==> flow/design.v (excerpt) <==
module ascon_p_serial_multiround     
     #(parameter BW = 64) (
         input clk,
         input rstn,
         input en,                        
         input en_inc,                    
         input [2:0] slice_idx,           
         input [BW-1:0] slice_in,         
         output reg [BW-1:0] slice_out,   
         output done                      
     );
    reg [BW-1:0] state [0:4];
    wire [3:0] round;
    wire [BW*5 - 1:0] next_state_w;
    always @(posedge clk or negedge rstn) begin
        if (!rstn) begin
            state[0] <= 0; state[1] <= 0; state[2] <= 0;
            state[3] <= 0; state[4] <= 0;
        end else if (en) begin
            state[slice_idx] <= slice_in;
        end 
        else if (en_inc && !done) begin
            {state[0], state[1], state[2], state[3], state[4]} <= next_state_w;
        end
    end
    wire [BW-1:0] s_rc0, s_rc1, s_rc2, s_rc3, s_rc4;
    wire [BW-1:0] s_p1_0, s_p1_1, s_p1_2, s_p1_3, s_p1_4;
    wire [BW-1:0] t0, t1, t2, t3, t4;
    wire [BW-1:0] s_p2_0, s_p2_1, s_p2_2, s_p2_3, s_p2_4;
    wire [BW-1:0] s_sub_0, s_sub_1, s_sub_2, s_sub_3, s_sub_4;
    wire [BW-1:0] s_q0, s_q1, s_q2, s_q3, s_q4;
    wire [BW-1:0] s_ld_0, s_ld_1, s_ld_2, s_ld_3, s_ld_4;
    assign s_rc0 = state[0];
    assign s_rc1 = state[1];
    assign s_rc2 = state[2] ^ {{56'd0}, (8'd240 - 8'd15 * round)};  
    assign s_rc3 = state[3];
    assign s_rc4 = state[4];
    assign s_p1_0 = s_rc0 ^ s_rc4;
    assign s_p1_4 = s_rc4 ^ s_rc3;
    assign s_p1_2 = s_rc2 ^ s_rc1;
    assign s_p1_1 = s_rc1;
    assign s_p1_3 = s_rc3;
    assign t0 = (~s_p1_0) & s_p1_1;
    assign t1 = (~s_p1_1) & s_p1_2;
    assign t2 = (~s_p1_2) & s_p1_3;
    assign t3 = (~s_p1_3) & s_p1_4;
    assign t4 = (~s_p1_4) & s_p1_0;
    assign s_p2_0 = s_p1_0 ^ t1;
    assign s_p2_1 = s_p1_1 ^ t2;
    assign s_p2_2 = s_p1_2 ^ t3;
    assign s_p2_3 = s_p1_3 ^ t4;
  ...
clock: 3.49 ns
lec_check: 0
abc_area: 1
cap_margin: 20
core_margin: 2
core_utilization: 72
cts_cluster_diameter: 310
cts_cluster_size: 98
slew_margin: 20
tns_end_percent: 5
run.sh (not shown) runs the stock make flow with config.mk's settings and CLKGATE_MAP_FILE=.
The baseline never finished: it broke off in 5_1_grt, error GRT-0116.
Edit:
ABC_AREA = not set   (was 1)
CORE_UTILIZATION = 59   (was 72)
CTS_CLUSTER_DIAMETER = not set   (was 310)
CTS_CLUSTER_SIZE = 39   (was 98)
TNS_END_PERCENT = not set   (was 5)
clock period = 2.75 ns   (was 3.49 ns; I/O delays follow)
This time the run ran to the end with violations: negative setup slack.
Die size is higher by roughly a tenth.
Synthesized area is lower by roughly a tenth.
Synthesized cell count is lower by a quarter to a third.
Edit:
CORE_UTILIZATION = 72   (was 59)
CTS_CLUSTER_SIZE = not set   (was 39)
TNS_END_PERCENT = 5   (was not set)
clock period = 3.49 ns   (was 2.75 ns; I/O delays follow)
- With this change the flow reached the layout checks and failed them: max-capacitance violations, max-slew violations, negative setup slack
- wire length is lower by 3.7%
- sequential cell count stays the same
- worst setup slack gains 440 ps
- register-to-register slack improved by 440 ps
- count of clock-buffer cells in the layout went up by 1
- die area is lower by 18%
- hold slack is worse by 340 ps
Edit:
CORE_UTILIZATION = 68   (was 72)
TNS_END_PERCENT = not set   (was 5)
clock period = 3.43 ns   (was 3.49 ns; I/O delays follow)
After rerunning: With this change the flow ran to the end with violations: negative setup slack; synthesized area stays the same; critical path depth goes up by 2; setup slack gains 40 ps; utilization goes down by 3.5 points; cell area goes up by 2.5%; die area goes up by 5.8%; hold slack loses 22 ps; wire length goes down by 0.87%; cell count goes up by 1.4%; via count goes down by 1.9%.

* * *

== run 1 ==
The RTL this note starts from:
==> flow/design.v <==
`timescale 1ns / 1ps
module rotr
    #(parameter BW = 64)
    (
        input [BW - 1:0] val,     
        input [5:0] n_1,          
        input [5:0] n_2,          
        output [BW - 1:0] out
    );
    assign out = ((val >> n_1) | (val << (BW - n_1))) ^ ((val >> n_2) | (val << (BW - n_2)));
endmodule
`timescale 1ns / 1ps
module round_counter (
    input clk,               
    input load,              
    input inc,               
    output reg [3:0] dout,   
    output reg done          
);
    always @(posedge clk) begin
        if (load) begin
            dout <= 0;        
            done <= 0;
        end
        else if (inc && !done) begin
            dout <= dout + 1;        
            if (dout == 4'd11)       
                done <= 1;
        end
    end
endmodule
`timescale 1ns / 1ps
module ascon_p_serial_multiround     
     #(parameter BW = 64) (
         input clk,
         input rstn,
         input en,                        
         input en_inc,                    
         input [2:0] slice_idx,           
         input [BW-1:0] slice_in,         
         output reg [BW-1:0] slice_out,   
         output done                      
     );
    reg [BW-1:0] state [0:4];
    wire [3:0] round;
    wire [BW*5 - 1:0] next_state_w;
    always @(posedge clk or negedge rstn) begin
        if (!rstn) begin
            state[0] <= 0; state[1] <= 0; state[2] <= 0;
            state[3] <= 0; state[4] <= 0;
        end else if (en) begin
            state[slice_idx] <= slice_in;
        end 
        else if (en_inc && !done) begin
            {state[0], state[1], state[2], state[3], state[4]} <= next_state_w;
        end
    end
    wire [BW-1:0] s_rc0, s_rc1, s_rc2, s_rc3, s_rc4;
    wire [BW-1:0] s_p1_0, s_p1_1, s_p1_2, s_p1_3, s_p1_4;
    wire [BW-1:0] t0, t1, t2, t3, t4;
    wire [BW-1:0] s_p2_0, s_p2_1, s_p2_2, s_p2_3, s_p2_4;
    wire [BW-1:0] s_sub_0, s_sub_1, s_sub_2, s_sub_3, s_sub_4;
    wire [BW-1:0] s_q0, s_q1, s_q2, s_q3, s_q4;
    wire [BW-1:0] s_ld_0, s_ld_1, s_ld_2, s_ld_3, s_ld_4;
    assign s_rc0 = state[0];
    assign s_rc1 = state[1];
    assign s_rc2 = state[2] ^ {{56'd0}, (8'd240 - 8'd15 * round)};  
    assign s_rc3 = state[3];
    assign s_rc4 = state[4];
    assign s_p1_0 = s_rc0 ^ s_rc4;
    assign s_p1_4 = s_rc4 ^ s_rc3;
    assign s_p1_2 = s_rc2 ^ s_rc1;
    assign s_p1_1 = s_rc1;
    assign s_p1_3 = s_rc3;
    assign t0 = (~s_p1_0) & s_p1_1;
    assign t1 = (~s_p1_1) & s_p1_2;
    assign t2 = (~s_p1_2) & s_p1_3;
    assign t3 = (~s_p1_3) & s_p1_4;
    assign t4 = (~s_p1_4) & s_p1_0;
    assign s_p2_0 = s_p1_0 ^ t1;
    assign s_p2_1 = s_p1_1 ^ t2;
    assign s_p2_2 = s_p1_2 ^ t3;
    assign s_p2_3 = s_p1_3 ^ t4;
    assign s_p2_4 = s_p1_4 ^ t0;
    assign s_sub_1 = s_p2_1 ^ s_p2_0;
    assign s_sub_0 = s_p2_0 ^ s_p2_4;
    assign s_sub_3 = s_p2_3 ^ s_p2_2;
    assign s_sub_2 = s_p2_2 ^ {BW{1'b1}};
    assign s_sub_4 = s_p2_4;
    assign s_ld_0 = s_sub_0 ^ s_q0;
    assign s_ld_1 = s_sub_1 ^ s_q1;
    assign s_ld_2 = s_sub_2 ^ s_q2;
    assign s_ld_3 = s_sub_3 ^ s_q3;
    assign s_ld_4 = s_sub_4 ^ s_q4;
    assign next_state_w = {s_ld_0, s_ld_1, s_ld_2, s_ld_3, s_ld_4};
    reg [BW-1:0] tmp_out;
    always @(*) begin
        case (slice_idx)
            3'd0: tmp_out = state[0];
            3'd1: tmp_out = state[1];
            3'd2: tmp_out = state[2];
            3'd3: tmp_out = state[3];
            3'd4: tmp_out = state[4];
            default: tmp_out = 0;
        endcase
    end
    always @(posedge clk or negedge rstn) begin
        if (!rstn)
            slice_out <= 'd0;
        else 
            slice_out <= tmp_out;
    end
    round_counter round_ctr (
        .clk(clk),
        .load(!rstn || en),    
        .inc(en_inc),
        .dout(round),
        .done(done)
    );
    rotr ROT0(.val(s_sub_0), .n_1(19), .n_2(28), .out(s_q0));
    rotr ROT1(.val(s_sub_1), .n_1(61), .n_2(39), .out(s_q1));
    rotr ROT2(.val(s_sub_2), .n_1(1),  .n_2(6),  .out(s_q2));
    rotr ROT3(.val(s_sub_3), .n_1(10), .n_2(17), .out(s_q3));
    rotr ROT4(.val(s_sub_4), .n_1(7),  .n_2(41), .out(s_q4));
endmodule
==> flow/config.mk <==
export PLATFORM = sky130hd
export DESIGN_NAME = ascon_p_serial_multiround
export DESIGN_NICKNAME = ascon_p_serial_multiround
export VERILOG_FILES = /design/flow/design.v
export SDC_FILE = /design/flow/constraint.sdc
export NUM_CORES = 4
export LEC_CHECK = 0
export ABC_AREA = 1
export CAP_MARGIN = 20
export CORE_ASPECT_RATIO = 0.5
export CORE_MARGIN = 2
export CORE_UTILIZATION = 72
export CTS_CLUSTER_DIAMETER = 372
export CTS_CLUSTER_SIZE = 96
export PLACE_DENSITY = 0.36
export SLEW_MARGIN = 20
export TNS_END_PERCENT = 5
==> flow/constraint.sdc <==
create_clock -name core_clock -period 1.51 [get_ports {clk}]
set_input_delay 0.3020 -clock core_clock [delete_from_list [all_inputs] [get_ports {clk}]]
set_output_delay 0.3020 -clock core_clock [all_outputs]
set_load 0.01 [all_outputs]
Flow for run 1 halted at detailed placement, error code DPL-0038.
> inputs changed (run 1 -> run 2)
- a deleted CTS_CLUSTER_DIAMETER that had been 372
- a deleted PLACE_DENSITY that had been 0.36
- a change of CORE_UTILIZATION from 72 to 52
- a deleted ABC_AREA that had been 1
- a deleted CTS_CLUSTER_SIZE that had been 96
- a deleted TNS_END_PERCENT that had been 5
- a deleted CORE_ASPECT_RATIO that had been 0.5
- a change of the clock period (ns, I/O delays scaled along) from 1.51 to 4.09
Findings:
Summary of run 2 over run 1: number of rows in the core area +34; synthesized cell count -about 30%; share of synthesized registers carrying an async set or reset ~0 delta; die area +about 25%; xor/xnor cell area share of the yosys netlist +17 points.
Run 2 finished every step from synthesis to the final layout, and the layout passed the timing, design-rule and antenna checks.
Number of distinct standard cells referenced by the synthesized netlist: run 2 < run 1
[run 2] synthesized area fell about 9% relative to run 1
Setup changes, run 2 to run 3
- CTS_CLUSTER_SIZE newly set to 96
- CORE_UTILIZATION changed from 52 to 51
- the clock period (ns, I/O delays scaled along) changed from 4.09 to 1.97
### Flow results
- The remaining runs in run 2 and run 3 completed every stage, whereas run 3 halted early.
- Run 3 failed in global routing with GRT-0232.
- Delta (run 3 minus run 2): placed instance area picked up an extra 25%; buffers inserted during post-CTS setup optimization climbed 133.
- Compared with run 2, in run 3 number of instances in the placed design +about 20%, total half-perimeter wirelength after legalization and detailed placement +about 18%, synthesized area divided by synthesized cell count ~0 delta.
Input changes introduced in run 4 (baseline for comparison: run 3):
- CTS_CLUSTER_SIZE now 39, was 96
- HOLD_SLACK_MARGIN now -0.08, previously not set
- CORE_UTILIZATION now 71, was 51
- the clock period (ns, I/O delays scaled along) now 3.82, was 1.97
==> results <==
Looking at the logs for run 4 and run 3, the single run that did not finish was run 3. Run 4 finished every stage; the final checks, however, were not passed, the failures being negative setup slack. Run 3 terminated abnormally: global routing reported GRT-0232. Run 4 ends up with a core area that is about 28% lower than in run 3. Run 4 vs run 3, number of setup buffers added after CTS went down by 128. Summary of run 4 over run 3: die width decreased by 39 um relative to the old numbers, die area decreased by 18,000 um^2 relative to the old numbers, synthesized cell count closely matched the old numbers.
What run 5 does differently from run 4 at the input level:
- a change of CORE_UTILIZATION from 71 to 72
- an added CTS_CLUSTER_DIAMETER of 362
- an added SETUP_SLACK_MARGIN of -0.34
- a deleted CTS_CLUSTER_SIZE that had been 39
- a change of HOLD_SLACK_MARGIN from -0.08 to -0.1
- a change of the clock period (ns, I/O delays scaled along) from 3.82 to 3.43
--- outcome ---
- On worst hold slack, run 5 does worse than run 4.
- The runs compared here, run 5 and run 4, all ended either early or with open violations.
- Run 5 completed end to end; final checks failed (negative setup slack).
- No crash in run 4: every stage finished, but the layout fails its final checks due to negative setup slack.
- In the reports for run 5 and run 4, the larger count of antenna diodes in the layout belongs to run 4.
